$ cat flow/run.sh
#!/bin/bash
# the make line also repeats each setting of config.mk as NAME=value (left out here)
make -C /OpenROAD-flow-scripts/flow DESIGN_CONFIG=/design/flow/config.mk WORK_HOME=/design/flow/orfs CLKGATE_MAP_FILE= finish
$ cat flow/config.mk
export PLATFORM = sky130hd
export DESIGN_NAME = mips
export DESIGN_NICKNAME = mips
export VERILOG_FILES = /design/flow/design.v
export SDC_FILE = /design/flow/constraint.sdc
export NUM_CORES = 4
export LEC_CHECK = 0
export CAP_MARGIN = 20
export CORE_MARGIN = 2
export CORE_UTILIZATION = 68
export CTS_CLUSTER_SIZE = 95
export PLACE_DENSITY = 0.6
export SETUP_SLACK_MARGIN = 1.0
export SLEW_MARGIN = 20
$ cat flow/constraint.sdc
create_clock -name core_clock -period 14.7 [get_ports {clk}]
set_input_delay 2.9400 -clock core_clock [delete_from_list [all_inputs] [get_ports {clk}]]
set_output_delay 2.9400 -clock core_clock [all_outputs]
set_load 0.01 [all_outputs]
$ cat flow/design.v
module mux2 #(parameter WIDTH = 8) (
        input  wire             sel,
        input  wire [WIDTH-1:0] a,
        input  wire [WIDTH-1:0] b, 
        output wire [WIDTH-1:0] y
    );
    assign y = (sel) ? b : a;
endmodule
module adder (
        input  wire [31:0] a,
        input  wire [31:0] b,
        output wire [31:0] y
    );
    assign y = a + b;
endmodule
module dreg # (parameter WIDTH = 32) (
        input  wire             clk,
        input  wire             rst,
        input  wire [WIDTH-1:0] d,
        output reg  [WIDTH-1:0] q
    );
    always @ (posedge clk, posedge rst) begin
        if (rst) q <= 0;
        else     q <= d;
    end
endmodule
module flopenr #(parameter WIDTH = 8)
    (
        input clk, reset, en,
        input [WIDTH-1:0] d,
        output reg [WIDTH-1:0] q
    );
    always @(posedge clk, posedge reset)
    begin
      if(reset) q<=0;
      else if(en) q<=d;
      else q<=q;
    end
endmodule
module signext (
        input  wire [15:0] a,
        output wire [31:0] y
    );
    assign y = {{16{a[15]}}, a};
endmodule
module regfile (
        input  wire        clk,
        input  wire        we,
        input  wire [4:0]  ra1,
        input  wire [4:0]  ra2,
        input  wire [4:0]  ra3,
        input  wire [4:0]  wa,
        input  wire [31:0] wd,
        output wire [31:0] rd1,
        output wire [31:0] rd2,
        output wire [31:0] rd3
    );
    reg [31:0] rf [0:31];
    always @ (posedge clk) begin
        if (we) rf[wa] <= wd;
    end
    assign rd1 = (ra1 == 0) ? 0 : rf[ra1];
    assign rd2 = (ra2 == 0) ? 0 : rf[ra2];
    assign rd3 = (ra3 == 0) ? 0 : rf[ra3];
endmodule
module alu (
        input  wire [2:0]  op,
        input  wire [31:0] a,
        input  wire [31:0] b,
        output wire        zero,
        output wire  [31:0] y,
        output wire  [31:0] y_hi
    );
    reg [63:0] y_total;
    assign {y_hi, y} = y_total;
    assign zero = (y == 0);
    always @ (op, a, b) begin
        case (op)
            3'b000: y_total = a & b;
            3'b001: y_total = a | b;
            3'b010: y_total = a + b;
            3'b011: y_total = a * b;  
            3'b100: y_total = b << a[4:0];  
            3'b101: y_total = b >> a[4:0];  
            3'b110: y_total = a - b;
            3'b111: y_total = (a < b) ? 1 : 0;
        endcase
    end
endmodule
module datapath (
        input  wire        clk,
        input  wire        rst,
        input  wire        jal,
        input  wire        branch,
        input  wire        jump,
        input  wire        reg_jump,
        input  wire        reg_dst,
        input  wire        we_reg,
        input  wire        alu_src,
        input  wire [1:0]  dm2reg,
        input  wire        we_hilo,
        input  wire        alu_out_sel,
        input  wire        hilo_sel,
        input  wire        shift_mux_sel,
        input  wire [2:0]  alu_ctrl,
        input  wire [4:0]  ra3,
        input  wire [31:0] instr,
        input  wire [31:0] rd_dm,
        output wire [31:0] pc_current,
        output wire [31:0] alu_mux_out,
        output wire [31:0] wd_dm,
        output wire [31:0] rd3,
        output wire [31:0] wd_rf,
        output wire [4:0] rf_wa
    );
    wire [4:0]  reg_addr;
    wire        pc_src;
    wire [31:0] pc_plus4;
    wire [31:0] pc_pre;
    wire [31:0] pc_next;
    wire [31:0] pc_rj_plus4;
    wire [31:0] sext_imm;
    wire [31:0] ba;
    wire [31:0] bta;
    wire [31:0] jta;
    wire [31:0] rd1_out;
    wire [31:0] alu_pa;
    wire [31:0] alu_pb;
    wire [31:0] alu_mem_out;
    wire        zero;
    wire [64-1:0] hilo_d, hilo_q;
    wire [32-1:0] hi_q, lo_q;
    wire [32-1:0] alu_out_hi;
    wire [32-1:0] hilo_mux_out;
    wire [32-1:0] alu_out;
    wire [4:0] shift_rd1_out;
    assign pc_src = branch & zero;
    assign ba = {sext_imm[29:0], 2'b00};
    assign jta = {pc_plus4[31:28], instr[25:0], 2'b00};
    dreg pc_reg (
            .clk            (clk),
            .rst            (rst),
            .d              (pc_next),
            .q              (pc_current)
        );
    adder pc_plus_4 (
            .a              (pc_current),
            .b              (32'd4),
            .y              (pc_plus4)
        );
    adder pc_plus_br (
            .a              (pc_plus4),
            .b              (ba),
            .y              (bta)
        );
    mux2 #(32) pc_reg_jmp_mux (
            .sel            (reg_jump),
            .a              (pc_plus4),
            .b              (rd1_out),
            .y              (pc_rj_plus4)
        );
    mux2 #(32) pc_src_mux (
            .sel            (pc_src),
            .a              (pc_rj_plus4),
            .b              (bta),
            .y              (pc_pre)
        );
    mux2 #(32) pc_jmp_mux (
            .sel            (jump),
            .a              (pc_pre),
            .b              (jta),
            .y              (pc_next)
        );
    mux2 #(5) rf_wa_mux (
            .sel            (reg_dst),
            .a              (instr[20:16]),
            .b              (instr[15:11]),
            .y              (reg_addr)
        );
    mux2 #(5) reg_addr_mux (
            .sel            (jal),
            .a              (reg_addr),
            .b              (5'h1F),
            .y              (rf_wa)
        );
    regfile rf (
            .clk            (clk),
            .we             (we_reg),
            .ra1            (instr[25:21]),
            .ra2            (instr[20:16]),
            .ra3            (ra3),
            .wa             (rf_wa),
            .wd             (wd_rf),
            .rd1            (rd1_out),
            .rd2            (wd_dm),
            .rd3            (rd3)
        );
    signext se (
            .a              (instr[15:0]),
            .y              (sext_imm)
        );
    mux2 #(32) alu_pb_mux (
            .sel            (alu_src),
            .a              (wd_dm),
            .b              (sext_imm),
            .y              (alu_pb)
        );
    assign alu_pa = {rd1_out[31:5], shift_rd1_out};
    mux2 #(5) shift_rd1_mux (
        .sel    (shift_mux_sel),
        .a      (rd1_out[4:0]),
        .b      (instr[10:6]),
        .y      (shift_rd1_out)
    );
    alu alu (
            .op             (alu_ctrl),
            .a              (alu_pa),
            .b              (alu_pb),
            .zero           (zero),
            .y              (alu_out),
            .y_hi           (alu_out_hi)
        );
    mux2 #(32) alu_mem_mux (
            .sel            (dm2reg),
            .a              (alu_mux_out),
            .b              (rd_dm),
            .y              (alu_mem_out)
        );
    mux2 #(32) rf_wd_mux (
            .sel            (jal),
            .a              (alu_mem_out),
            .b              (pc_plus4),
            .y              (wd_rf)
        );
    assign {hi_q, lo_q} = hilo_q;
    assign hilo_d = {alu_out_hi, alu_out};
    flopenr #(64) hilo_reg (
        .clk    (clk),
        .reset  (rst),
        .en     (we_hilo),
        .d      (hilo_d),
        .q      (hilo_q)
    );
    mux2 #(32) hilo_out_mux (
        .sel    (hilo_sel),
        .a      (lo_q),
        .b      (hi_q),
        .y    (hilo_mux_out)
    );
    mux2 #(32) alu_out_mux (
        .sel    (alu_out_sel),
        .a      (alu_out),
        .b      (hilo_mux_out),
        .y    (alu_mux_out)
    );
endmodule
module maindec (
        input  wire [5:0] opcode,
        output wire       jal,
        output wire       branch,
        output wire       jump,
        output wire       reg_dst,
        output wire       we_reg,
        output wire       alu_src,
        output wire       we_dm,
        output wire       dm2reg,
        output wire [1:0] alu_op
    );
    reg [9:0] ctrl;
    assign {jal, branch, jump, reg_dst, we_reg, alu_src, we_dm, dm2reg, alu_op} = ctrl;
    always @ (opcode) begin
        case (opcode)
            6'b00_0000: ctrl = 'b0_0_0_1_1_0_0_0_10;  
            6'b00_1000: ctrl = 'b0_0_0_0_1_1_0_0_00;  
            6'b00_0100: ctrl = 'b0_1_0_0_0_0_0_0_01;  
            6'b00_0010: ctrl = 'b0_0_1_0_0_0_0_0_00;  
            6'b00_0011: ctrl = 'b1_0_1_0_1_0_0_0_00;  
            6'b10_1011: ctrl = 'b0_0_0_0_0_1_1_0_00;  
            6'b10_0011: ctrl = 'b0_0_0_0_1_1_0_1_00;  
            default:    ctrl = 'bx_x_x_x_x_x_x_x_xx;
        endcase
    end
endmodule
module auxdec (
        input  wire [1:0] alu_op,
        input  wire [5:0] funct,
        output wire [2:0] alu_ctrl,
        output wire       hilo_sel,
        output wire       alu_out_sel,
        output wire       we_hilo,
        output wire       reg_jump,
        output wire       shift_mux_sel,
        output wire       we_reg_aux
    );
    reg [8:0] ctrl;
    assign {we_reg_aux, shift_mux_sel, reg_jump, we_hilo, alu_out_sel, hilo_sel, alu_ctrl} = ctrl;
    always @ (alu_op, funct) begin
        case (alu_op)
            2'b00: ctrl = 'b0_0_0_0_0_0_010;           
            2'b01: ctrl = 'b0_0_0_0_0_0_110;           
            default: case (funct)
                6'b10_0100: ctrl = 'b0_0_0_0_0_0_000;  
                6'b10_0101: ctrl = 'b0_0_0_0_0_0_001;  
                6'b10_0000: ctrl = 'b0_0_0_0_0_0_010;  
                6'b10_0010: ctrl = 'b0_0_0_0_0_0_110;  
                6'b10_1010: ctrl = 'b0_0_0_0_0_0_111;  
                6'b01_1001: ctrl = 'b1_0_0_1_0_0_011;  
                6'b01_0000: ctrl = 'b0_0_0_0_1_1_000;  
                6'b01_0010: ctrl = 'b0_0_0_0_1_0_000;  
                6'b00_1000: ctrl = 'b0_0_1_0_0_0_000;  
                6'b00_0000: ctrl = 'b0_1_0_0_0_0_100;  
                6'b00_0010: ctrl = 'b0_1_0_0_0_0_101;  
                default:    ctrl = 'bx_x_x_x_x_xxx;
            endcase
        endcase
    end
endmodule
module controlunit (
        input  wire [5:0]  opcode,
        input  wire [5:0]  funct,
        output wire        jal,
        output wire        branch,
        output wire        jump,
        output wire        reg_jump,
        output wire        reg_dst,
        output wire        we_reg,
        output wire        alu_src,
        output wire        we_dm,
        output wire        dm2reg,
        output wire        hilo_sel,
        output wire        alu_out_sel,
        output wire        we_hilo,
        output wire        shift_mux_sel,
        output wire [2:0]  alu_ctrl
    );
    wire [1:0] alu_op;
    wire we_reg_main, we_reg_aux;
    mux2 #(1) we_reg_mux (
            .sel            (we_reg_aux),
            .a              (we_reg_main),
            .b              (1'b0),
            .y              (we_reg)
        );
    maindec md (
        .opcode         (opcode),
        .jal            (jal),
        .branch         (branch),
        .jump           (jump),
        .reg_dst        (reg_dst),
        .we_reg         (we_reg_main),
        .alu_src        (alu_src),
        .we_dm          (we_dm),
        .dm2reg         (dm2reg),
        .alu_op         (alu_op)
    );
    auxdec ad (
        .alu_op         (alu_op),
        .funct          (funct),
        .alu_ctrl       (alu_ctrl),
        .hilo_sel       (hilo_sel),
        .alu_out_sel    (alu_out_sel),
        .we_hilo        (we_hilo),
        .reg_jump       (reg_jump),
        .shift_mux_sel  (shift_mux_sel),
        .we_reg_aux      (we_reg_aux)
    );
endmodule
module mips (
        input  wire        clk,
        input  wire        rst,
        input  wire [4:0]  ra3,
        input  wire [31:0] instr,
        input  wire [31:0] rd_dm,
        output wire        we_dm,
        output wire [31:0] pc_current,
        output wire [31:0] alu_out,
        output wire [31:0] wd_dm,
        output wire [31:0] rd3,
        output wire [31:0] wd_rf,
        output wire [4:0] rf_wa
    );
    wire       jal;
    wire       branch;
    wire       jump;
    wire       reg_jump;
    wire       reg_dst;
    wire       we_reg;
    wire       alu_src;
    wire       dm2reg;
    wire       we_hilo;
    wire       hilo_sel;
    wire       alu_out_sel;
    wire       shift_mux_sel;
    wire [2:0] alu_ctrl;
    datapath dp (
            .clk            (clk),
            .rst            (rst),
            .jal            (jal),
            .branch         (branch),
            .jump           (jump),
            .reg_jump       (reg_jump),
            .reg_dst        (reg_dst),
            .we_reg         (we_reg),
            .alu_src        (alu_src),
            .dm2reg         (dm2reg),
            .hilo_sel       (hilo_sel),
            .alu_out_sel    (alu_out_sel),
            .we_hilo        (we_hilo),
            .shift_mux_sel  (shift_mux_sel),
            .alu_ctrl       (alu_ctrl),
            .ra3            (ra3),
            .instr          (instr),
            .rd_dm          (rd_dm),
            .pc_current     (pc_current),
            .alu_mux_out    (alu_out),
            .wd_dm          (wd_dm),
            .rd3            (rd3),
            .wd_rf          (wd_rf),
            .rf_wa          (rf_wa)
        );
    controlunit cu (
            .opcode         (instr[31:26]),
            .funct          (instr[5:0]),
            .jal            (jal),
            .branch         (branch),
            .jump           (jump),
            .reg_jump       (reg_jump),
            .reg_dst        (reg_dst),
            .we_reg         (we_reg),
            .alu_src        (alu_src),
            .we_dm          (we_dm),
            .dm2reg         (dm2reg),
            .hilo_sel       (hilo_sel),
            .alu_out_sel    (alu_out_sel),
            .we_hilo        (we_hilo),
            .shift_mux_sel  (shift_mux_sel),
            .alu_ctrl       (alu_ctrl)
        );
endmodule
==> results of run 1 <==
## what timing repair did
action	in CTS
setup endpoints to repair	91
gates resized	610
cloned	9
buffers inserted	160
pin swaps	118
## metrics by stage
stage / setup TNS [ns] / setup slack, ns / hold WS [ns] / cell area [µm²] / utilization (%)
2_1_floorplan: -4.09 / -0.684 / 0.440 / 104000 / -
3_3_place_gp: -48.44 / -1.67 / 0.456 / 115000 / 76.7
3_5_place_dp: -57.19 / -2.01 / 0.466 / 115000 / 76.7
4_1_cts: -20.17 / -0.913 / 0.479 / 122000 / 81.7
## per-layer routing
metal	GRT overflow	track usage (%)
met2	1953	103
met1	560	93.5
met3	627	89.0
met4	1152	96.8
met5	118	79.8
==> Slide: Implementation Results, run 1 <==
Key Metrics from the Run

Run status
  – Run status: stopped before the end
  – Last flow stage reached: global routing (5_1_grt)
  – First Err: [ERROR GRT-0116] Global routing finished with congestion. Check the congestion regions in the DRC Viewer.

Floorplan
  – Die Footprint: 154,000 µm²
  – Top-level port count: 237
  – Core region area: 150,000 µm²
  – Height of the die: 393 µm
  – Chip Width: 393 µm
  – FP Core Util: 68.5%
  – Num rows: 142

Synthesis
  – Synthesis area per yosys: 103,000 µm²
  – Net count after synthesis: 10,100
  – Most common reg cell: edfxtp_1
  – Sequential-to-total area share from yosys stat: 32.3%
  – Count of synthesis-stage warnings from yosys: 8
  – Simple-gate portion of the synthesized area: 8.93%
  – Summed instance area of the synthesized netlist: 103,000 µm²
  – Gate Count Post-Synth: 8,719
  – Xor+xnor area frac: 1.13%
  – Count of library flops with an enable pin: 1,024
  – Logic family by area: adder cells
  – Avg Cell Area, Syn: 11.8 µm²
  – Ranking of synthesized cells by area: edfxtp_1 30%, fa_1 18%, mux4_2 17%
  – Most used standard cells in the synthesized netlist: 1,024 x edfxtp_1, 1,024 x inv_1, 1,012 x nand2_1, 899 x fa_1, 790 x mux4_2
  – Area fraction in full adders, half adders and majority gates: 22.3%
  – Yosys cell count: 8,719
  – Register bit total from synthesis: 1,120
  – Share of flip-flops with an asynchronous set or reset after synthesis: 8.57%
  – Netlist cell types: 98
  – Synth area leader: edfxtp_1
  – And-or/or-and share of the synthesized area: 7.56%
  – Synth mux share: 21.5%
  – Synth top area share: 29.9%

Clocking
  – Max Buffers Root-to-Sink: 3
  – Post-CTS Hold Buffers: 0
  – Number of buffers created by CTS: 116
  – TritonCTS sink count: 1,120
  – H-tree depth: 3
  – Buffer cell driving the clock tree root: clkbuf_16

Placed design
  – GPL Wtd Cong: 1.16
  – Placed wire-length estimate: 379,000 µm
  – I/O Buffers: 236
  – Placed cell count: 11,400

Global route
  – Global Route Usage Sum: 95.4%
  – GRT overflow: 4,410
==> inputs of run 2 (changes only) <==
CORE_UTILIZATION = 66   (was 68)
CTS_CLUSTER_DIAMETER = 31   (was not set)
CTS_CLUSTER_SIZE = 59   (was 95)
SETUP_SLACK_MARGIN = -0.96   (was 1.0)
clock period = 16.2 ns   (was 14.7 ns; I/O delays follow)
==> run 2 against run 1 <==
The run again fails in global routing (5_1_grt). Area after synthesis unchanged. Die area increased by 3.0%. Synthesized cell count unchanged.
==> Slide: Implementation Results, run 2 <==
Key Metrics from the Run

Placed design
  – Worst setup timing slack at the placement stage: -1.33 ns (+0.682 ns)
  – GPL Wtd Cong: 1.15 (-0.71%)
  – Placed cell count: 11,500 (+0.25%)
  – Placed standard-cell area: 115,000 µm² (-0.37%)
  – Placed wire-length estimate: 381,000 µm (+0.44%)
  – I/O Buffers: 236 (unchanged)

Floorplan
  – Height of the die: 399 µm (+1.5%)
  – Chip Width: 399 µm (+1.5%)
  – Die Footprint: 159,000 µm² (+3.0%)
  – Num rows: 144 (+1.4%)
  – Core region area: 154,000 µm² (+3.0%)
  – Top-level port count: 237 (unchanged)
  – FP Core Util: 66.5% (-2.0 points)

Run status
  – Run status: stopped before the end
  – First Err: [ERROR GRT-0116] Global routing finished with congestion. Check the congestion regions in the DRC Viewer.
  – Last flow stage reached: global routing (5_1_grt)

Synthesis
  – Sequential-to-total area share from yosys stat: 32.3% (unchanged)
  – Share of flip-flops with an asynchronous set or reset after synthesis: 8.57% (unchanged)
  – Register bit total from synthesis: 1,120 (unchanged)
  – Simple-gate portion of the synthesized area: 8.93% (unchanged)
  – Netlist cell types: 98 (unchanged)
  – Synth top area share: 29.9% (unchanged)
  – Logic family by area: adder cells
  – Xor+xnor area frac: 1.13% (unchanged)
  – Count of library flops with an enable pin: 1,024 (unchanged)
  – Yosys cell count: 8,719 (unchanged)
  – Synthesis area per yosys: 103,000 µm² (unchanged)
  – Synth mux share: 21.5% (unchanged)
  – Most used standard cells in the synthesized netlist: 1,024 x edfxtp_1, 1,024 x inv_1, 1,012 x nand2_1, 899 x fa_1, 790 x mux4_2
  – Summed instance area of the synthesized netlist: 103,000 µm² (unchanged)
  – Synth area leader: edfxtp_1
  – Count of synthesis-stage warnings from yosys: 8 (unchanged)
  – And-or/or-and share of the synthesized area: 7.56% (unchanged)
  – Net count after synthesis: 10,100 (unchanged)
  – Gate Count Post-Synth: 8,719 (unchanged)
  – Ranking of synthesized cells by area: edfxtp_1 30%, fa_1 18%, mux4_2 17%
  – Area fraction in full adders, half adders and majority gates: 22.3% (unchanged)
  – Most common reg cell: edfxtp_1
  – Avg Cell Area, Syn: 11.8 µm² (unchanged)

Global route
  – GRT overflow: 2,874
  – Global Route Usage Sum: 92.3%

Clocking
  – Number of buffers created by CTS: 215 (+85%)
  – Post-CTS Hold Buffers: 0 (unchanged)
  – Buffer cell driving the clock tree root: clkbuf_16
  – TritonCTS sink count: 1,120 (unchanged)
  – H-tree depth: 4 (+1)
  – Max Buffers Root-to-Sink: 3 (unchanged)
-- run 2: per-layer routing --
layer | track usage, % | overflow
met1 | 90.5 | 361
met2 | 99.8 | 1160
met3 | 87.3 | 479
met4 | 92.3 | 801
met5 | 77.1 | 73
-- run 2: timing repair --
action,4_1_cts
pin swaps,3
endpoints found under the setup margin,16
gates cloned,9
setup buffers,8
resized,39
==> inputs of run 3 (changes only) <==
ABC_AREA = 1   (was not set)
CORE_UTILIZATION = 72   (was 66)
CTS_CLUSTER_DIAMETER = 366   (was 31)
CTS_CLUSTER_SIZE = 100   (was 59)
PLACE_DENSITY = not set   (was 0.6)
PLACE_DENSITY_LB_ADDON = 0.0   (was not set)
SETUP_SLACK_MARGIN = 1.32   (was -0.96)
clock period = 4.34 ns   (was 16.2 ns; I/O delays follow)
==> run 3 against run 2 <==
Die area shrank 3.6%. Synthesized cell count grew 60%. Area after synthesis grew 5.1%. The run again fails in global routing (5_1_grt).
==> Slide: Implementation Results, run 3 <==
Key Metrics from the Run

Synthesis
  – Yosys cell count: 14,000 (+60%)
  – And-or/or-and share of the synthesized area: 13.8% (+6.3 points)
  – Synth mux share: 0.0185% (-21 points)
  – Most common cell in the synthesized netlist: nand2_1
  – Synthesis area per yosys: 108,000 µm² (+5.1%)
  – Ranking of synthesized cells by area: edfxtp_1 28%, fa_1 17%, nand2_1 10%
  – Simple-gate portion of the synthesized area: 24.5% (+16 points)
  – Count of synthesis-stage warnings from yosys: 8 (unchanged)
  – Xor+xnor area frac: 0.576% (-0.56 points)
  – Count of library flops with an enable pin: 1,024 (unchanged)
  – Net count after synthesis: 15,300 (+52%)
  – Avg Cell Area, Syn: 7.73 µm² (-34%)
  – Most common reg cell: edfxtp_1
  – Synth area leader: edfxtp_1
  – Gate Count Post-Synth: 14,000 (+60%)
  – Logic family by area: simple AND/OR/NAND/NOR gates
  – Area fraction in full adders, half adders and majority gates: 21.2% (-1.1 points)
  – Summed instance area of the synthesized netlist: 108,000 µm² (+5.1%)
  – Most used standard cells in the synthesized netlist: 2,996 x nand2_1, 1,657 x nor2_1, 1,453 x inv_1, 1,438 x nand3_1, 1,404 x o21ai_0
  – Netlist cell types: 61 (-38%)
  – Sequential-to-total area share from yosys stat: 30.7% (-1.6 points)
  – Synth top area share: 28.5% (-1.5 points)
  – Register bit total from synthesis: 1,120 (unchanged)
  – Share of flip-flops with an asynchronous set or reset after synthesis: 8.57% (unchanged)

Placed design
  – I/O Buffers: 236 (unchanged)
  – GPL Wtd Cong: 1.34 (+16%)
  – Placed wire-length estimate: 413,000 µm (+8.6%)
  – Placed cell count: 17,800 (+56%)

Global route
  – GRT overflow: 1,511
  – Global Route Usage Sum: 86.9%

Clocking
  – Post-CTS Hold Buffers: 0 (unchanged)
  – H-tree depth: 1 (-3)
  – Max Buffers Root-to-Sink: 3 (unchanged)
  – Number of buffers created by CTS: 15 (-93%)
  – TritonCTS sink count: 1,120 (unchanged)
  – Buffer cell driving the clock tree root: clkbuf_16

Run status
  – Last flow stage reached: global routing (5_1_grt)
  – Run status: stopped before the end
  – First Err: [ERROR GRT-0116] Global routing finished with congestion. Check the congestion regions in the DRC Viewer.

Floorplan
  – Core region area: 149,000 µm² (-3.2%)
  – Height of the die: 391 µm (-1.8%)
  – Die Footprint: 153,000 µm² (-3.6%)
  – Num rows: 142 (-1.4%)
  – FP Core Util: 72.3% (+5.8 points)
  – Chip Width: 391 µm (-1.8%)
  – Top-level port count: 237 (unchanged)
## run 3: per-layer routing
layer	global-route usage, %	overflow
met5	58.7	27
met4	84.3	390
met3	80.3	213
met2	96.1	665
met1	86.7	216
## run 3: repair_timing
action,CTS
cloned,22
pin swaps,102
endpoints found under the hold margin,0
setup endpoints to repair,2276
resized,469
setup buffers,70
## run 3: metrics by stage
step                      instance area [µm²]  worst slack [ns]
after floorplan                        110000             -5.33
after global placement                 132000             -7.10
after CTS                              136000             -6.54
after detailed placement               132000             -7.48
==> inputs of run 4 (changes only) <==
ABC_AREA = not set   (was 1)
CAP_MARGIN = 10   (was 20)
CTS_CLUSTER_DIAMETER = 358   (was 366)
CTS_CLUSTER_SIZE = 23   (was 100)
HOLD_SLACK_MARGIN = -0.07   (was not set)
MAX_ROUTING_LAYER = met4   (was not set)
PLACE_DENSITY = 0.63   (was not set)
PLACE_DENSITY_LB_ADDON = not set   (was 0.0)
SETUP_SLACK_MARGIN = 1.95   (was 1.32)
clock period = 12.5 ns   (was 4.34 ns; I/O delays follow)
==> run 4 against run 3 <==
The run again fails in global routing (5_1_grt). Die area decreased by 4.8%. Area after synthesis is 4.9% lower. Synthesized cell count down 38%.
==> Slide: Implementation Results, run 4 <==
Key Metrics from the Run

Synthesis
  – Synth area leader: edfxtp_1
  – Avg Cell Area, Syn: 11.8 µm² (+53%)
  – Simple-gate portion of the synthesized area: 8.93% (-16 points)
  – Xor+xnor area frac: 1.13% (+0.56 points)
  – Netlist cell types: 98 (+61%)
  – Yosys cell count: 8,719 (-38%)
  – Most common reg cell: edfxtp_1
  – Synth top area share: 29.9% (+1.5 points)
  – Share of flip-flops with an asynchronous set or reset after synthesis: 8.57% (unchanged)
  – Sequential-to-total area share from yosys stat: 32.3% (+1.6 points)
  – And-or/or-and share of the synthesized area: 7.56% (-6.3 points)
  – Register bit total from synthesis: 1,120 (unchanged)
  – Synth mux share: 21.5% (+21 points)
  – Synthesis area per yosys: 103,000 µm² (-4.9%)
  – Summed instance area of the synthesized netlist: 103,000 µm² (-4.9%)
  – Area fraction in full adders, half adders and majority gates: 22.3% (+1.1 points)
  – Count of synthesis-stage warnings from yosys: 8 (unchanged)
  – Ranking of synthesized cells by area: edfxtp_1 30%, fa_1 18%, mux4_2 17%
  – Logic family by area: adder cells
  – Gate Count Post-Synth: 8,719 (-38%)
  – Most used standard cells in the synthesized netlist: 1,024 x edfxtp_1, 1,024 x inv_1, 1,012 x nand2_1, 899 x fa_1, 790 x mux4_2
  – Net count after synthesis: 10,100 (-34%)
  – Count of library flops with an enable pin: 1,024 (unchanged)

Placed design
  – Placed standard-cell area: 117,000 µm² (-11%)
  – I/O Buffers: 236 (unchanged)
  – GPL Wtd Cong: 1.29 (-3.7%)
  – Placed wire-length estimate: 373,000 µm (-9.8%)

Clocking
  – Buffer cell driving the clock tree root: clkbuf_16
  – Number of buffers created by CTS: 54 (+39)
  – H-tree depth: 2 (+1)
  – Max Buffers Root-to-Sink: 3 (unchanged)
  – TritonCTS sink count: 1,120 (unchanged)

Floorplan
  – Chip Width: 382 µm (-2.5%)
  – Core region area: 142,000 µm² (-5.2%)
  – Height of the die: 382 µm (-2.5%)
  – Num rows: 138 (-2.8%)
  – FP Core Util: 72.6% (+0.27 points)
  – Die Footprint: 146,000 µm² (-4.8%)
  – Top-level port count: 237 (unchanged)

Global route
  – Global Route Usage Sum: 99.6%
  – GRT overflow: 6,039

Run status
  – Run status: stopped before the end
  – Last flow stage reached: global routing (5_1_grt)
  – First Err: [ERROR GRT-0116] Global routing finished with congestion. Check the congestion regions in the DRC Viewer.
## run 4: per-layer routing
layer / global-route usage (%) / GRT overflow
met5: - / -
met4: 99.2 / 1240
met3: 93.4 / 915
met2: 108 / 3083
met1: 96.1 / 801
## run 4: stage by stage
step                      hold WS [ns]  setup slack, ns  setup TNS (ns)  std cells  util, %
after floorplan                  0.440            -2.00          -64.56       8719        -
after global placement           0.456            -3.29         -272.38      11600     82.8
after detailed placement         0.467            -3.57         -503.41      11600     82.8
after CTS                        0.495            -2.40         -130.81      11900     86.3
## run 4: repair_timing
item / in CTS
pin swaps: 102
resized: 563
setup buffers: 158
hold buffers: 0
endpoints found under the setup margin: 907
cloned: 12
==> inputs of run 5 (changes only) <==
CAP_MARGIN = 20   (was 10)
CORE_UTILIZATION = 68   (was 72)
CTS_CLUSTER_DIAMETER = not set   (was 358)
CTS_CLUSTER_SIZE = not set   (was 23)
HOLD_SLACK_MARGIN = not set   (was -0.07)
PLACE_DENSITY = 0.6   (was 0.63)
SETUP_SLACK_MARGIN = 1.0   (was 1.95)
clock period = 16.2 ns   (was 12.5 ns; I/O delays follow)
==> run 5 against run 4 <==
The run again fails in global routing (5_1_grt). Die area increased by 5.8%. Area after synthesis unchanged. Synthesized cell count unchanged.
==> Slide: Implementation Results, run 5 <==
Key Metrics from the Run

Synthesis
  – Synth mux share: 21.5% (unchanged)
  – Xor+xnor area frac: 1.13% (unchanged)
  – Synth top area share: 29.9% (unchanged)
  – Simple-gate portion of the synthesized area: 8.93% (unchanged)
  – Net count after synthesis: 10,100 (unchanged)
  – Most used standard cells in the synthesized netlist: 1,024 x edfxtp_1, 1,024 x inv_1, 1,012 x nand2_1, 899 x fa_1, 790 x mux4_2
  – Yosys cell count: 8,719 (unchanged)
  – And-or/or-and share of the synthesized area: 7.56% (unchanged)
  – Synth area leader: edfxtp_1
  – Logic family by area: adder cells
  – Share of flip-flops with an asynchronous set or reset after synthesis: 8.57% (unchanged)
  – Most common reg cell: edfxtp_1
  – Avg Cell Area, Syn: 11.8 µm² (unchanged)
  – Register bit total from synthesis: 1,120 (unchanged)
  – Count of synthesis-stage warnings from yosys: 8 (unchanged)
  – Netlist cell types: 98 (unchanged)
  – Summed instance area of the synthesized netlist: 103,000 µm² (unchanged)
  – Area fraction in full adders, half adders and majority gates: 22.3% (unchanged)
  – Synthesis area per yosys: 103,000 µm² (unchanged)
  – Sequential-to-total area share from yosys stat: 32.3% (unchanged)
  – Count of library flops with an enable pin: 1,024 (unchanged)
  – Gate Count Post-Synth: 8,719 (unchanged)
  – Ranking of synthesized cells by area: edfxtp_1 30%, fa_1 18%, mux4_2 17%

Floorplan
  – Top-level port count: 237 (unchanged)
  – Height of the die: 393 µm (+2.9%)
  – Chip Width: 393 µm (+2.9%)
  – FP Core Util: 68.5% (-4.0 points)
  – Core region area: 150,000 µm² (+5.9%)
  – Die Footprint: 154,000 µm² (+5.8%)
  – Num rows: 142 (+2.9%)

Placed design
  – Placed wire-length estimate: 376,000 µm (+0.72%)
  – GPL Wtd Cong: 1.19 (-7.7%)
  – I/O Buffers: 236 (unchanged)
  – Worst setup timing slack at the placement stage: -1.05 ns (+2.52 ns)

Run status
  – Last flow stage reached: global routing (5_1_grt)
  – First Err: [ERROR GRT-0116] Global routing finished with congestion. Check the congestion regions in the DRC Viewer.
  – Run status: stopped before the end

Clocking
  – H-tree depth: 3 (+1)
  – Max Buffers Root-to-Sink: 3 (unchanged)
  – Post-CTS Hold Buffers: 0 (unchanged)
  – TritonCTS sink count: 1,120 (unchanged)
  – Buffer cell driving the clock tree root: clkbuf_16
  – Number of buffers created by CTS: 116 (+110%)

Global route
  – GRT overflow: 4,053
  – Global Route Usage Sum: 95.5%
## run 5: layer usage
| layer | overflow | global-route usage [%] |
|---|---|---|
| met1 | 570 | 93.0 |
| met2 | 1836 | 102 |
| met3 | 735 | 90.3 |
| met4 | 912 | 94.5 |
| met5 | - | - |
## run 5: through the flow
step	instance area [µm²]	hold WS, ns	std cells
CTS	121000	0.476	11800
detailed placement	115000	0.464	11400
global placement	115000	0.458	11400
floorplan	104000	0.440	8719
## run 5: repair_timing
| item | 4_1_cts |
|---|---|
| setup buffers | 110 |
| setup endpoints to repair | 47 |
| gates resized | 323 |
| pin swaps | 73 |
| cloned | 11 |
==> inputs of run 6 (changes only) <==
CORE_UTILIZATION = 72   (was 68)
CTS_CLUSTER_DIAMETER = 306   (was not set)
CTS_CLUSTER_SIZE = 97   (was not set)
MAX_ROUTING_LAYER = not set   (was met4)
PLACE_DENSITY = 0.43   (was 0.6)
SETUP_SLACK_MARGIN = -0.37   (was 1.0)
TNS_END_PERCENT = 5   (was not set)
clock period = 14.7 ns   (was 16.2 ns; I/O delays follow)
==> run 6 against run 5 <==
The flow again stops in global routing (5_1_grt). Area after synthesis unchanged. Synthesized cell count unchanged. Die area down 5.5%.
==> Slide: Implementation Results, run 6 <==
Key Metrics from the Run

Synthesis
  – Simple-gate portion of the synthesized area: 8.93% (unchanged)
  – Synth mux share: 21.5% (unchanged)
  – Synth area leader: edfxtp_1
  – Count of library flops with an enable pin: 1,024 (unchanged)
  – Netlist cell types: 98 (unchanged)
  – Sequential-to-total area share from yosys stat: 32.3% (unchanged)
  – Register bit total from synthesis: 1,120 (unchanged)
  – Synthesis area per yosys: 103,000 µm² (unchanged)
  – Ranking of synthesized cells by area: edfxtp_1 30%, fa_1 18%, mux4_2 17%
  – Most common reg cell: edfxtp_1
  – Summed instance area of the synthesized netlist: 103,000 µm² (unchanged)
  – Logic family by area: adder cells
  – Share of flip-flops with an asynchronous set or reset after synthesis: 8.57% (unchanged)
  – Most used standard cells in the synthesized netlist: 1,024 x edfxtp_1, 1,024 x inv_1, 1,012 x nand2_1, 899 x fa_1, 790 x mux4_2
  – Net count after synthesis: 10,100 (unchanged)
  – Xor+xnor area frac: 1.13% (unchanged)
  – Gate Count Post-Synth: 8,719 (unchanged)
  – And-or/or-and share of the synthesized area: 7.56% (unchanged)
  – Area fraction in full adders, half adders and majority gates: 22.3% (unchanged)
  – Avg Cell Area, Syn: 11.8 µm² (unchanged)
  – Count of synthesis-stage warnings from yosys: 8 (unchanged)
  – Yosys cell count: 8,719 (unchanged)
  – Synth top area share: 29.9% (unchanged)

Floorplan
  – FP Core Util: 72.6% (+4.0 points)
  – Top-level port count: 237 (unchanged)
  – Chip Width: 382 µm (-2.8%)
  – Num rows: 138 (-2.8%)
  – Core region area: 142,000 µm² (-5.6%)
  – Height of the die: 382 µm (-2.8%)
  – Die Footprint: 146,000 µm² (-5.5%)

Placed design
  – Placed cell count: 11,300 (-0.74%)
  – I/O Buffers: 236 (unchanged)
  – Placed wire-length estimate: 375,000 µm (-0.21%)
  – GPL Wtd Cong: 1.21 (+1.2%)
  – Worst setup timing slack at the placement stage: -1.94 ns (-0.890 ns)
  – Placed standard-cell area: 115,000 µm² (about the same)

Clocking
  – Post-CTS Hold Buffers: 0 (unchanged)
  – H-tree depth: 1 (-2)
  – TritonCTS sink count: 1,120 (unchanged)
  – Max Buffers Root-to-Sink: 3 (unchanged)
  – Number of buffers created by CTS: 17 (-85%)
  – Buffer cell driving the clock tree root: clkbuf_16

Global route
  – GRT overflow: 2,440
  – Global Route Usage Sum: 93.4%

Run status
  – Last flow stage reached: global routing (5_1_grt)
  – First Err: [ERROR GRT-0116] Global routing finished with congestion. Check the congestion regions in the DRC Viewer.
  – Run status: stopped before the end
run 6: repair_timing:
item	4_1_cts
cloned	12
setup buffers	20
pin swaps	38
gates resized	290
setup endpoints to repair	47
run 6: layer usage:
layer,track usage [%],overflow
met3,87.9,387
met5,79.8,41
met2,101,1035
met1,92.0,271
met4,93.0,706
==> inputs of run 7 (changes only) <==
ABC_AREA = 0   (was not set)
CAP_MARGIN = 5   (was 20)
CORE_UTILIZATION = 40   (was 72)
CTS_CLUSTER_DIAMETER = 132   (was 306)
CTS_CLUSTER_SIZE = not set   (was 97)
GPL_TIMING_DRIVEN = 0   (was not set)
MAX_ROUTING_LAYER = met4   (was not set)
MIN_ROUTING_LAYER = met2   (was not set)
PLACE_DENSITY = not set   (was 0.43)
PLACE_DENSITY_LB_ADDON = 0.06   (was not set)
SETUP_SLACK_MARGIN = not set   (was -0.37)
TNS_END_PERCENT = not set   (was 5)
clock period = 19.7 ns   (was 14.7 ns; I/O delays follow)
==> run 7 against run 6 <==
The flow again stops in global routing (5_1_grt). Synthesized cell count did not move. Die area rose by 79%. Area after synthesis did not move.
==> Slide: Implementation Results, run 7 <==
Key Metrics from the Run

Clocking
  – Post-CTS Hold Buffers: 0 (unchanged)
  – TritonCTS sink count: 1,120 (unchanged)
  – H-tree depth: 3 (+2)
  – Number of buffers created by CTS: 119 (+102)
  – Max Buffers Root-to-Sink: 3 (unchanged)
  – Buffer cell driving the clock tree root: clkbuf_16

Run status
  – First Err: [ERROR GRT-0116] Global routing finished with congestion. Check the congestion regions in the DRC Viewer.
  – Run status: stopped before the end
  – Last flow stage reached: global routing (5_1_grt)

Placed design
  – Placed cell count: 12,500 (+11%)
  – GPL Wtd Cong: 1.28 (+6.1%)
  – Placed standard-cell area: 115,000 µm² (-0.11%)
  – I/O Buffers: 227 (-3.8%)
  – Placed wire-length estimate: 494,000 µm (+32%)

Synthesis
  – Share of flip-flops with an asynchronous set or reset after synthesis: 8.57% (unchanged)
  – Net count after synthesis: 10,100 (unchanged)
  – Synth area leader: edfxtp_1
  – Synthesis area per yosys: 103,000 µm² (unchanged)
  – Most used standard cells in the synthesized netlist: 1,024 x edfxtp_1, 1,024 x inv_1, 1,012 x nand2_1, 899 x fa_1, 790 x mux4_2
  – Netlist cell types: 98 (unchanged)
  – Gate Count Post-Synth: 8,719 (unchanged)
  – Synth mux share: 21.5% (unchanged)
  – Avg Cell Area, Syn: 11.8 µm² (unchanged)
  – Yosys cell count: 8,719 (unchanged)
  – Sequential-to-total area share from yosys stat: 32.3% (unchanged)
  – Ranking of synthesized cells by area: edfxtp_1 30%, fa_1 18%, mux4_2 17%
  – Count of synthesis-stage warnings from yosys: 8 (unchanged)
  – And-or/or-and share of the synthesized area: 7.56% (unchanged)
  – Register bit total from synthesis: 1,120 (unchanged)
  – Most common reg cell: edfxtp_1
  – Xor+xnor area frac: 1.13% (unchanged)
  – Area fraction in full adders, half adders and majority gates: 22.3% (unchanged)
  – Summed instance area of the synthesized netlist: 103,000 µm² (unchanged)
  – Simple-gate portion of the synthesized area: 8.93% (unchanged)
  – Count of library flops with an enable pin: 1,024 (unchanged)
  – Logic family by area: adder cells
  – Synth top area share: 29.9% (unchanged)

Floorplan
  – Top-level port count: 237 (unchanged)
  – FP Core Util: 40.1% (-32 points)
  – Chip Width: 511 µm (+34%)
  – Height of the die: 511 µm (+34%)
  – Core region area: 256,000 µm² (+81%)
  – Die Footprint: 261,000 µm² (+79%)
  – Num rows: 186 (+35%)

Global route
  – GRT overflow: 611
  – Global Route Usage Sum: 82.1%
[run 7: timing repair]
action | 4_1_cts
gates resized | 799
setup buffers | 79
cloned | 2
endpoints found under the setup margin | 182
pin swaps | 31
[run 7: stage by stage]
step,utilization (%),setup WS [ns],TNS (ns)
4_1_cts,47.8,0.000565,0
2_1_floorplan,-,-0.0573,-0.0573
3_5_place_dp,44.9,-5.40,-460.67
3_3_place_gp,42.6,-12.16,-5366.01
[run 7: metal layers]
metal	overflow	track usage [%]
met1	-	-
met2	117	86.6
met3	438	85.0
met4	56	67.2
met5	-	-
==> inputs of run 8 (changes only) <==
ABC_AREA = not set   (was 0)
CAP_MARGIN = 20   (was 5)
CORE_UTILIZATION = 68   (was 40)
CTS_CLUSTER_DIAMETER = not set   (was 132)
GPL_TIMING_DRIVEN = not set   (was 0)
MIN_ROUTING_LAYER = not set   (was met2)
PLACE_DENSITY = 0.6   (was not set)
PLACE_DENSITY_LB_ADDON = not set   (was 0.06)
SETUP_SLACK_MARGIN = 1.0   (was not set)
clock period = 16.9 ns   (was 19.7 ns; I/O delays follow)
==> run 8 against run 7 <==
The run again fails in global routing (5_1_grt). Synthesized cell count unchanged. Area after synthesis unchanged. Die area decreased by 41%.
==> Slide: Implementation Results, run 8 <==
Key Metrics from the Run

Synthesis
  – Gate Count Post-Synth: 8,719 (unchanged)
  – Netlist cell types: 98 (unchanged)
  – Synth area leader: edfxtp_1
  – Count of synthesis-stage warnings from yosys: 8 (unchanged)
  – And-or/or-and share of the synthesized area: 7.56% (unchanged)
  – Synth mux share: 21.5% (unchanged)
  – Net count after synthesis: 10,100 (unchanged)
  – Yosys cell count: 8,719 (unchanged)
  – Xor+xnor area frac: 1.13% (unchanged)
  – Ranking of synthesized cells by area: edfxtp_1 30%, fa_1 18%, mux4_2 17%
  – Most used standard cells in the synthesized netlist: 1,024 x edfxtp_1, 1,024 x inv_1, 1,012 x nand2_1, 899 x fa_1, 790 x mux4_2
  – Sequential-to-total area share from yosys stat: 32.3% (unchanged)
  – Area fraction in full adders, half adders and majority gates: 22.3% (unchanged)
  – Logic family by area: adder cells
  – Simple-gate portion of the synthesized area: 8.93% (unchanged)
  – Avg Cell Area, Syn: 11.8 µm² (unchanged)
  – Synth top area share: 29.9% (unchanged)
  – Most common reg cell: edfxtp_1
  – Count of library flops with an enable pin: 1,024 (unchanged)
  – Register bit total from synthesis: 1,120 (unchanged)
  – Summed instance area of the synthesized netlist: 103,000 µm² (unchanged)
  – Synthesis area per yosys: 103,000 µm² (unchanged)
  – Share of flip-flops with an asynchronous set or reset after synthesis: 8.57% (unchanged)

Floorplan
  – Top-level port count: 237 (unchanged)
  – Num rows: 142 (-24%)
  – Die Footprint: 154,000 µm² (-41%)
  – Core region area: 150,000 µm² (-41%)
  – Chip Width: 393 µm (-23%)
  – FP Core Util: 68.5% (+28 points)
  – Height of the die: 393 µm (-23%)

Clocking
  – Post-CTS Hold Buffers: 0 (unchanged)
  – H-tree depth: 3 (unchanged)
  – Buffer cell driving the clock tree root: clkbuf_16
  – Number of buffers created by CTS: 117 (-1.7%)
  – TritonCTS sink count: 1,120 (unchanged)
  – Max Buffers Root-to-Sink: 3 (unchanged)

Placed design
  – I/O Buffers: 236 (+4.0%)
  – GPL Wtd Cong: 1.18 (-7.5%)
  – Placed wire-length estimate: 362,000 µm (-27%)
  – Placed standard-cell area: 114,000 µm² (-0.80%)

Run status
  – First Err: [ERROR GRT-0116] Global routing finished with congestion. Check the congestion regions in the DRC Viewer.
  – Last flow stage reached: global routing (5_1_grt)
  – Run status: stopped before the end

Global route
  – GRT overflow: 2,182
  – Global Route Usage Sum: 92.3%
## run 8: stage by stage
step / util, % / std cells / setup slack, ns
2_1_floorplan: - / 8719 / 0.635
4_1_cts: 80.9 / 11700 / 0.346
3_5_place_dp: 76.1 / 11300 / -0.619
3_3_place_gp: 76.1 / 11300 / -0.408
## run 8: routing by layer
| layer | global-route usage [%] | overflow |
|---|---|---|
| met5 | - | - |
| met4 | 91.0 | 577 |
| met3 | 86.1 | 388 |
| met2 | 99.0 | 912 |
| met1 | 91.1 | 305 |
## run 8: repair_timing
item | CTS
cloned | 18
gates resized | 411
endpoints found under the setup margin | 47
setup buffers | 193
pin swaps | 114
endpoints found under the hold margin | 0
==> inputs of run 9 (changes only) <==
CAP_MARGIN = 15   (was 20)
CORE_UTILIZATION = 69   (was 68)
CTS_CLUSTER_DIAMETER = 306   (was not set)
CTS_CLUSTER_SIZE = 97   (was not set)
MAX_ROUTING_LAYER = not set   (was met4)
PLACE_DENSITY = 0.43   (was 0.6)
SETUP_SLACK_MARGIN = -0.37   (was 1.0)
TNS_END_PERCENT = 5   (was not set)
clock period = 11.0 ns   (was 16.9 ns; I/O delays follow)
==> run 9 against run 8 <==
The flow again stops in global routing (5_1_grt). Area after synthesis unchanged. Die area fell by 1.4%. Synthesized cell count unchanged.
==> Slide: Implementation Results, run 9 <==
Key Metrics from the Run

Synthesis
  – Count of synthesis-stage warnings from yosys: 8 (unchanged)
  – Simple-gate portion of the synthesized area: 8.93% (unchanged)
  – Logic family by area: adder cells
  – Ranking of synthesized cells by area: edfxtp_1 30%, fa_1 18%, mux4_2 17%
  – Synth mux share: 21.5% (unchanged)
  – Netlist cell types: 98 (unchanged)
  – Synth top area share: 29.9% (unchanged)
  – Synthesis area per yosys: 103,000 µm² (unchanged)
  – Avg Cell Area, Syn: 11.8 µm² (unchanged)
  – Xor+xnor area frac: 1.13% (unchanged)
  – Most common reg cell: edfxtp_1
  – Most used standard cells in the synthesized netlist: 1,024 x edfxtp_1, 1,024 x inv_1, 1,012 x nand2_1, 899 x fa_1, 790 x mux4_2
  – Gate Count Post-Synth: 8,719 (unchanged)
  – Area fraction in full adders, half adders and majority gates: 22.3% (unchanged)
  – Net count after synthesis: 10,100 (unchanged)
  – Summed instance area of the synthesized netlist: 103,000 µm² (unchanged)
  – And-or/or-and share of the synthesized area: 7.56% (unchanged)
  – Yosys cell count: 8,719 (unchanged)
  – Share of flip-flops with an asynchronous set or reset after synthesis: 8.57% (unchanged)
  – Sequential-to-total area share from yosys stat: 32.3% (unchanged)
  – Synth area leader: edfxtp_1
  – Register bit total from synthesis: 1,120 (unchanged)
  – Count of library flops with an enable pin: 1,024 (unchanged)

Clocking
  – H-tree depth: 1 (-2)
  – TritonCTS sink count: 1,120 (unchanged)
  – Number of buffers created by CTS: 16 (-86%)
  – Buffer cell driving the clock tree root: clkbuf_16
  – Max Buffers Root-to-Sink: 3 (unchanged)

Placed design
  – GPL Wtd Cong: 1.20 (+1.4%)
  – Placed wire-length estimate: 386,000 µm (+6.7%)
  – I/O Buffers: 236 (unchanged)
  – Placed standard-cell area: 120,000 µm² (+5.5%)
  – Worst setup timing slack at the placement stage: -4.91 ns (-4.30 ns)

Floorplan
  – Chip Width: 390 µm (-0.72%)
  – Die Footprint: 152,000 µm² (-1.4%)
  – Top-level port count: 237 (unchanged)
  – Num rows: 141 (-0.70%)
  – FP Core Util: 69.5% (+0.98 points)
  – Height of the die: 390 µm (-0.72%)
  – Core region area: 148,000 µm² (-1.4%)

Global route
  – Global Route Usage Sum: 93.8%
  – GRT overflow: 2,793

Run status
  – Last flow stage reached: global routing (5_1_grt)
  – Run status: stopped before the end
  – First Err: [ERROR GRT-0116] Global routing finished with congestion. Check the congestion regions in the DRC Viewer.
==> run 9: layer usage <==
layer / overflow / track usage [%]
met1: 326 / 92.3
met3: 401 / 88.0
met2: 1239 / 101
met4: 774 / 93.9
met5: 53 / 78.5
==> run 9: metrics by stage <==
step                      hold slack [ns]  std cells
after detailed placement            0.463      12000
after CTS                           0.509      12200
after global placement              0.458      12000
after floorplan                     0.440       8719
==> run 9: what timing repair did <==
item                                    in CTS
endpoints found under the setup margin     789
setup buffers                               92
hold buffers                                 0
resized                                    493
pin swaps                                   87
cloned                                      17
endpoints found under the hold margin        0
==> inputs of run 10 (changes only) <==
CAP_MARGIN = 5   (was 15)
CORE_UTILIZATION = 72   (was 69)
PLACE_DENSITY = 0.6   (was 0.43)
SETUP_SLACK_MARGIN = 1.0   (was -0.37)
TNS_END_PERCENT = not set   (was 5)
clock period = 10.6 ns   (was 11.0 ns; I/O delays follow)
==> run 10 against run 9 <==
The run again fails in global routing (5_1_grt). Synthesized cell count unchanged. Area after synthesis stayed put. Die area down 4.1%.
==> Slide: Implementation Results, run 10 <==
Key Metrics from the Run

Run status
  – Run status: stopped before the end
  – Last flow stage reached: global routing (5_1_grt)
  – First Err: [ERROR GRT-0116] Global routing finished with congestion. Check the congestion regions in the DRC Viewer.

Clocking
  – Number of buffers created by CTS: 16 (unchanged)
  – TritonCTS sink count: 1,120 (unchanged)
  – Max Buffers Root-to-Sink: 3 (unchanged)
  – H-tree depth: 1 (unchanged)
  – Buffer cell driving the clock tree root: clkbuf_16
  – Post-CTS Hold Buffers: 0 (unchanged)

Placed design
  – Placed wire-length estimate: 368,000 µm (-4.6%)
  – Placed standard-cell area: 120,000 µm² (-0.47%)
  – GPL Wtd Cong: 1.26 (+5.1%)
  – I/O Buffers: 236 (unchanged)
  – Placed cell count: 12,000 (-0.71%)
  – Worst setup timing slack at the placement stage: -4.50 ns (+0.416 ns)

Floorplan
  – Num rows: 138 (-2.1%)
  – Die Footprint: 146,000 µm² (-4.1%)
  – Core region area: 142,000 µm² (-4.2%)
  – Top-level port count: 237 (unchanged)
  – Height of the die: 382 µm (-2.1%)
  – FP Core Util: 72.6% (+3.1 points)
  – Chip Width: 382 µm (-2.1%)

Synthesis
  – Logic family by area: adder cells
  – Area fraction in full adders, half adders and majority gates: 22.3% (unchanged)
  – Most used standard cells in the synthesized netlist: 1,024 x edfxtp_1, 1,024 x inv_1, 1,012 x nand2_1, 899 x fa_1, 790 x mux4_2
  – Synth top area share: 29.9% (unchanged)
  – Most common reg cell: edfxtp_1
  – Synth mux share: 21.5% (unchanged)
  – Synthesis area per yosys: 103,000 µm² (unchanged)
  – Synth area leader: edfxtp_1
  – Register bit total from synthesis: 1,120 (unchanged)
  – Simple-gate portion of the synthesized area: 8.93% (unchanged)
  – Sequential-to-total area share from yosys stat: 32.3% (unchanged)
  – Gate Count Post-Synth: 8,719 (unchanged)
  – Yosys cell count: 8,719 (unchanged)
  – Ranking of synthesized cells by area: edfxtp_1 30%, fa_1 18%, mux4_2 17%
  – Share of flip-flops with an asynchronous set or reset after synthesis: 8.57% (unchanged)
  – Netlist cell types: 98 (unchanged)
  – Avg Cell Area, Syn: 11.8 µm² (unchanged)
  – Summed instance area of the synthesized netlist: 103,000 µm² (unchanged)
  – Xor+xnor area frac: 1.13% (unchanged)
  – Count of synthesis-stage warnings from yosys: 8 (unchanged)
  – Net count after synthesis: 10,100 (unchanged)
  – Count of library flops with an enable pin: 1,024 (unchanged)
  – And-or/or-and share of the synthesized area: 7.56% (unchanged)

Global route
  – GRT overflow: 3,829
  – Global Route Usage Sum: 96.9%
run 10: repair_timing:
item / in CTS
endpoints found under the setup margin: 977
pin swaps: 211
resized: 990
cloned: 28
setup buffers: 196
run 10: layer usage:
metal,GRT usage (%),GRT overflow
met5,80.9,53
met4,99.0,1045
met3,91.6,425
met2,105,1904
met1,93.9,402
run 10: metrics by stage:
stage / setup TNS, ns / util (%)
after global placement: -1501.43 / 84.7
after detailed placement: -1791.42 / 84.7
after floorplan: -757.64 / -
after CTS: -453.94 / 89.2
==> inputs of run 11 (changes only) <==
CAP_MARGIN = 20   (was 5)
CELL_PAD_IN_SITES_GLOBAL_PLACEMENT = 0   (was not set)
CORE_ASPECT_RATIO = 1.12   (was not set)
CORE_UTILIZATION = 69   (was 72)
CTS_CLUSTER_DIAMETER = not set   (was 306)
CTS_CLUSTER_SIZE = not set   (was 97)
GPL_TIMING_DRIVEN = 1   (was not set)
MAX_ROUTING_LAYER = met4   (was not set)
PLACE_DENSITY = not set   (was 0.6)
SETUP_SLACK_MARGIN = 2.58   (was 1.0)
SLEW_MARGIN = 25   (was 20)
TNS_END_PERCENT = 5   (was not set)
clock period = 17.6 ns   (was 10.6 ns; I/O delays follow)
==> run 11 against run 10 <==
The flow again stops in global routing (5_1_grt). Synthesized cell count unchanged. Die area is 4.3% higher. Area after synthesis unchanged.
==> Slide: Implementation Results, run 11 <==
Key Metrics from the Run

Synthesis
  – Synth area leader: edfxtp_1
  – Synth mux share: 21.5% (unchanged)
  – Count of synthesis-stage warnings from yosys: 8 (unchanged)
  – Net count after synthesis: 10,100 (unchanged)
  – Most common reg cell: edfxtp_1
  – Yosys cell count: 8,719 (unchanged)
  – Register bit total from synthesis: 1,120 (unchanged)
  – Summed instance area of the synthesized netlist: 103,000 µm² (unchanged)
  – Xor+xnor area frac: 1.13% (unchanged)
  – Netlist cell types: 98 (unchanged)
  – Logic family by area: adder cells
  – Gate Count Post-Synth: 8,719 (unchanged)
  – Count of library flops with an enable pin: 1,024 (unchanged)
  – Share of flip-flops with an asynchronous set or reset after synthesis: 8.57% (unchanged)
  – Most used standard cells in the synthesized netlist: 1,024 x edfxtp_1, 1,024 x inv_1, 1,012 x nand2_1, 899 x fa_1, 790 x mux4_2
  – Synth top area share: 29.9% (unchanged)
  – Simple-gate portion of the synthesized area: 8.93% (unchanged)
  – Ranking of synthesized cells by area: edfxtp_1 30%, fa_1 18%, mux4_2 17%
  – Sequential-to-total area share from yosys stat: 32.3% (unchanged)
  – Area fraction in full adders, half adders and majority gates: 22.3% (unchanged)
  – Synthesis area per yosys: 103,000 µm² (unchanged)
  – And-or/or-and share of the synthesized area: 7.56% (unchanged)
  – Avg Cell Area, Syn: 11.8 µm² (unchanged)

Floorplan
  – Num rows: 149 (+8.0%)
  – Height of the die: 412 µm (+8.0%)
  – Die Footprint: 152,000 µm² (+4.3%)
  – Chip Width: 369 µm (-3.4%)
  – Core region area: 148,000 µm² (+4.3%)
  – FP Core Util: 69.6% (-3.0 points)
  – Top-level port count: 237 (unchanged)

Run status
  – First Err: [ERROR GRT-0116] Global routing finished with congestion. Check the congestion regions in the DRC Viewer.
  – Run status: stopped before the end
  – Last flow stage reached: global routing (5_1_grt)

Clocking
  – Number of buffers created by CTS: 113 (+97)
  – H-tree depth: 3 (+2)
  – Buffer cell driving the clock tree root: clkbuf_16
  – Max Buffers Root-to-Sink: 3 (unchanged)
  – TritonCTS sink count: 1,120 (unchanged)

Global route
  – GRT overflow: 4,806
  – Global Route Usage Sum: 96.5%

Placed design
  – Placed cell count: 11,100 (-7.3%)
  – Placed wire-length estimate: 375,000 µm (+1.8%)
  – I/O Buffers: 236 (unchanged)
  – GPL Wtd Cong: 1.18 (-6.5%)
  – Worst setup timing slack at the placement stage: -0.647 ns (+3.85 ns)
## run 11: what timing repair did
item                       in CTS
pin swaps                     103
setup endpoints to repair      85
gates cloned                   18
hold buffers                    0
resized                       359
buffers inserted               96
## run 11: layer usage
metal / overflow / GRT usage (%)
met5: - / -
met4: 989 / 96.5
met3: 888 / 90.0
met2: 2153 / 104
met1: 776 / 93.6
## run 11: through the flow
stage / instance area (µm²) / TNS, ns
floorplan: 104000 / 0
global placement: 113000 / -0.586
detailed placement: 113000 / -1.76
CTS: 119000 / 0
==> inputs of run 12 (changes only) <==
CELL_PAD_IN_SITES_GLOBAL_PLACEMENT = not set   (was 0)
CORE_ASPECT_RATIO = not set   (was 1.12)
CORE_UTILIZATION = 58   (was 69)
GPL_TIMING_DRIVEN = not set   (was 1)
MAX_ROUTING_LAYER = not set   (was met4)
PLACE_DENSITY = 0.6   (was not set)
SETUP_SLACK_MARGIN = 2.71   (was 2.58)
SLEW_MARGIN = 20   (was 25)
clock period = 10.9 ns   (was 17.6 ns; I/O delays follow)
==> run 12 against run 11 <==
Now fails the layout checks on setup timing. Synthesized cell count did not move. Die area rose by 19%. Area after synthesis did not move.
==> Slide: Implementation Results, run 12 <==
Implementation Results

Synthesis
  – Synth area leader: edfxtp_1
  – Most used standard cells in the synthesized netlist: 1,024 x edfxtp_1, 1,024 x inv_1, 1,012 x nand2_1, 899 x fa_1, 790 x mux4_2
  – Synth mux share: 21.5% (unchanged)
  – Count of synthesis-stage warnings from yosys: 8 (unchanged)
  – Most common reg cell: edfxtp_1
  – Simple-gate portion of the synthesized area: 8.93% (unchanged)
  – Netlist cell types: 98 (unchanged)
  – Synth top area share: 29.9% (unchanged)
  – Summed instance area of the synthesized netlist: 103,000 µm² (unchanged)
  – Yosys cell count: 8,719 (unchanged)
  – Synthesis area per yosys: 103,000 µm² (unchanged)
  – Avg Cell Area, Syn: 11.8 µm² (unchanged)
  – Share of flip-flops with an asynchronous set or reset after synthesis: 8.57% (unchanged)
  – Net count after synthesis: 10,100 (unchanged)
  – Area fraction in full adders, half adders and majority gates: 22.3% (unchanged)
  – Count of library flops with an enable pin: 1,024 (unchanged)
  – And-or/or-and share of the synthesized area: 7.56% (unchanged)
  – Logic family by area: adder cells
  – Gate Count Post-Synth: 8,719 (unchanged)
  – Register bit total from synthesis: 1,120 (unchanged)
  – Ranking of synthesized cells by area: edfxtp_1 30%, fa_1 18%, mux4_2 17%
  – Xor+xnor area frac: 1.13% (unchanged)
  – Sequential-to-total area share from yosys stat: 32.3% (unchanged)

Floorplan
  – Core region area: 176,000 µm² (+19%)
  – Chip Width: 425 µm (+15%)
  – Num rows: 154 (+3.4%)
  – FP Core Util: 58.3% (-11 points)
  – Height of the die: 425 µm (+3.0%)
  – Die Footprint: 181,000 µm² (+19%)
  – Top-level port count: 237 (unchanged)

Timing
  – Final setup vio count: 743
  – Shortest clock period the worst path allows after layout: 14.38 ns
  – Count of endpoints failing hold in the final timing report: 0
  – Final-report max-slew violation count: 0
  – RSZ-0062 raised after global routing: true
  – Crit path setup slack, layout: -3.48 ns
  – Transition time of the tightest slew-check pin: 1.38 ns
  – Clock tree skew after final layout: 0.0712 ns
  – Worst slew margin relative to its limit: 8.06%
  – F_max: 69.6 MHz
  – Crit share post-route: 132%

Clocking
  – TritonCTS clock tree: done
  – Register clock-pin slew on the reported worst setup and hold paths: 0.06 ns
  – H-tree depth: 3 (unchanged)
  – Buffer cell driving the clock tree root: clkbuf_16
  – Max Buffers Root-to-Sink: 3 (unchanged)
  – Number of buffers created by CTS: 109 (-3.5%)
  – TritonCTS sink count: 1,120 (unchanged)
  – Clock insertion delay at the later pin of the skew report: 0.83 ns

Critical path
  – Kind of launch point of the worst setup path: input pin
  – Slowest stage delay, CP: 0.56 ns
  – Arrival time reported for the critical path endpoint: 12.20 ns
  – Slowest-stage cell, CP: or4_4
  – Cell seen most often among critical-path stages: fa_1
  – Capture point of the critical path: wd_rf[31]
  – Type of the worst setup path: input pin to primary output
  – Register-to-Register Path Depth: 66
  – Max FO, Critical Path: 7
  – WP depth: 43
  – Family with the most delay on the worst path: adder cells
  – Worst reg2reg path endpoint: dp.hilo_reg.q[25]
  – Register-to-register setup slack: -1.97 ns
  – Worst Path Required: 8.72 ns
  – Startpoint of the most critical register-to-register path: dp.rf.rf[31][2]
  – CP bufs+invs: 12
  – Endpoint kind of the worst setup timing path: primary output
  – Crit. Startpoint: instr[16]

Route
  – Remaining antenna violation count: 0
  – Initial DRC Count: 14,200
  – Routed via count divided by cell count: 7.13
  – Detailed Route WL: 500,000 µm
  – Final routed DRC violation total: 0
  – Drt pass-1 iters: 10
  – Average wire per cell in the routed design: 38.6 µm
  – Count of vias placed by the detailed router: 92,500

Finish
  – Final net count: 11,900
  – Utilization of the core after routing: 73.9%
  – Filler Cell Count: 11,500
  – Layout Cells excl Fill: 13,000
  – Layout Area Growth over Synthesis: 26.7%

Global route
  – Wire length of the first global-routing pass: 686,000 µm
  – Antenna violations before repair: 19
  – Maximum number of pins on one net before global-route repair: 95
  – GRT overflow: 0
  – Global Route Usage Sum: 54.6%
  – Number of global-route vias before repair: 93,400

Job
  – Tool Warnings: 96
  – Max-cap check violation count: 0

Run status
  – Run status: complete, but fails checks
  – SO Faults: setup timing

Hold path
  – Capture endpoint of the worst hold path: dp.hilo_reg.q[0]
  – Hold Path Cell Cnt: 2
  – Worst Hold Class: flip-flop to flip-flop
  – Worst min-delay path startpoint: dp.hilo_reg.q[0]

Placed design
  – Worst setup timing slack at the placement stage: -4.26 ns (-3.61 ns)
  – I/O Buffers: 236 (unchanged)
  – GPL Wtd Cong: 1.14 (-3.2%)
  – Placed wire-length estimate: 350,000 µm (-6.7%)
  – Placed cell count: 12,500 (+13%)
==> run 12: metal layers <==
layer  share of wire (%)  wire length, µm  global-route usage (%)
met1                  29           147000                    62.1
met3                  16            78700                    21.6
met5               0.014               71                   0.741
met2                  42           209000                    78.4
met4                  13            65200                    51.7
==> run 12: cell type report <==
| type | instances | area [µm²] | share of cell area [%] |
|---|---|---|---|
| antenna | 20 | 50.0 | 0.0384 |
| clock buffer | 125 | 2790 | 2.14 |
| clock inverter | 79 | 898 | 0.690 |
| inverter | 1053 | 4070 | 3.12 |
| multi-input combinational | 5949 | 65900 | 50.6 |
| sequential | 1120 | 33200 | 25.5 |
| tap | 2340 | 2930 | 2.25 |
| timing repair buffer | 2282 | 20400 | 15.7 |
==> run 12: through the flow <==
step / hold slack, ns / setup TNS (ns) / instance area, µm²
2_1_floorplan: 0.440 / -580.88 / 104000
3_3_place_gp: 0.458 / -1429.76 / 122000
3_5_place_dp: 0.463 / -1498.22 / 122000
4_1_cts: 0.477 / -386.13 / 128000
5_1_grt: 0.489 / -638.85 / 130000
6_report: 0.479 / -514.29 / 130000
==> run 12: timing repair <==
action / CTS / global route
pin swaps: 141 / 108
endpoints found under the setup margin: 1174 / 1178
cloned: 13 / 4
hold buffers: 0 / 0
resized: 458 / 279
setup buffers: 144 / 69
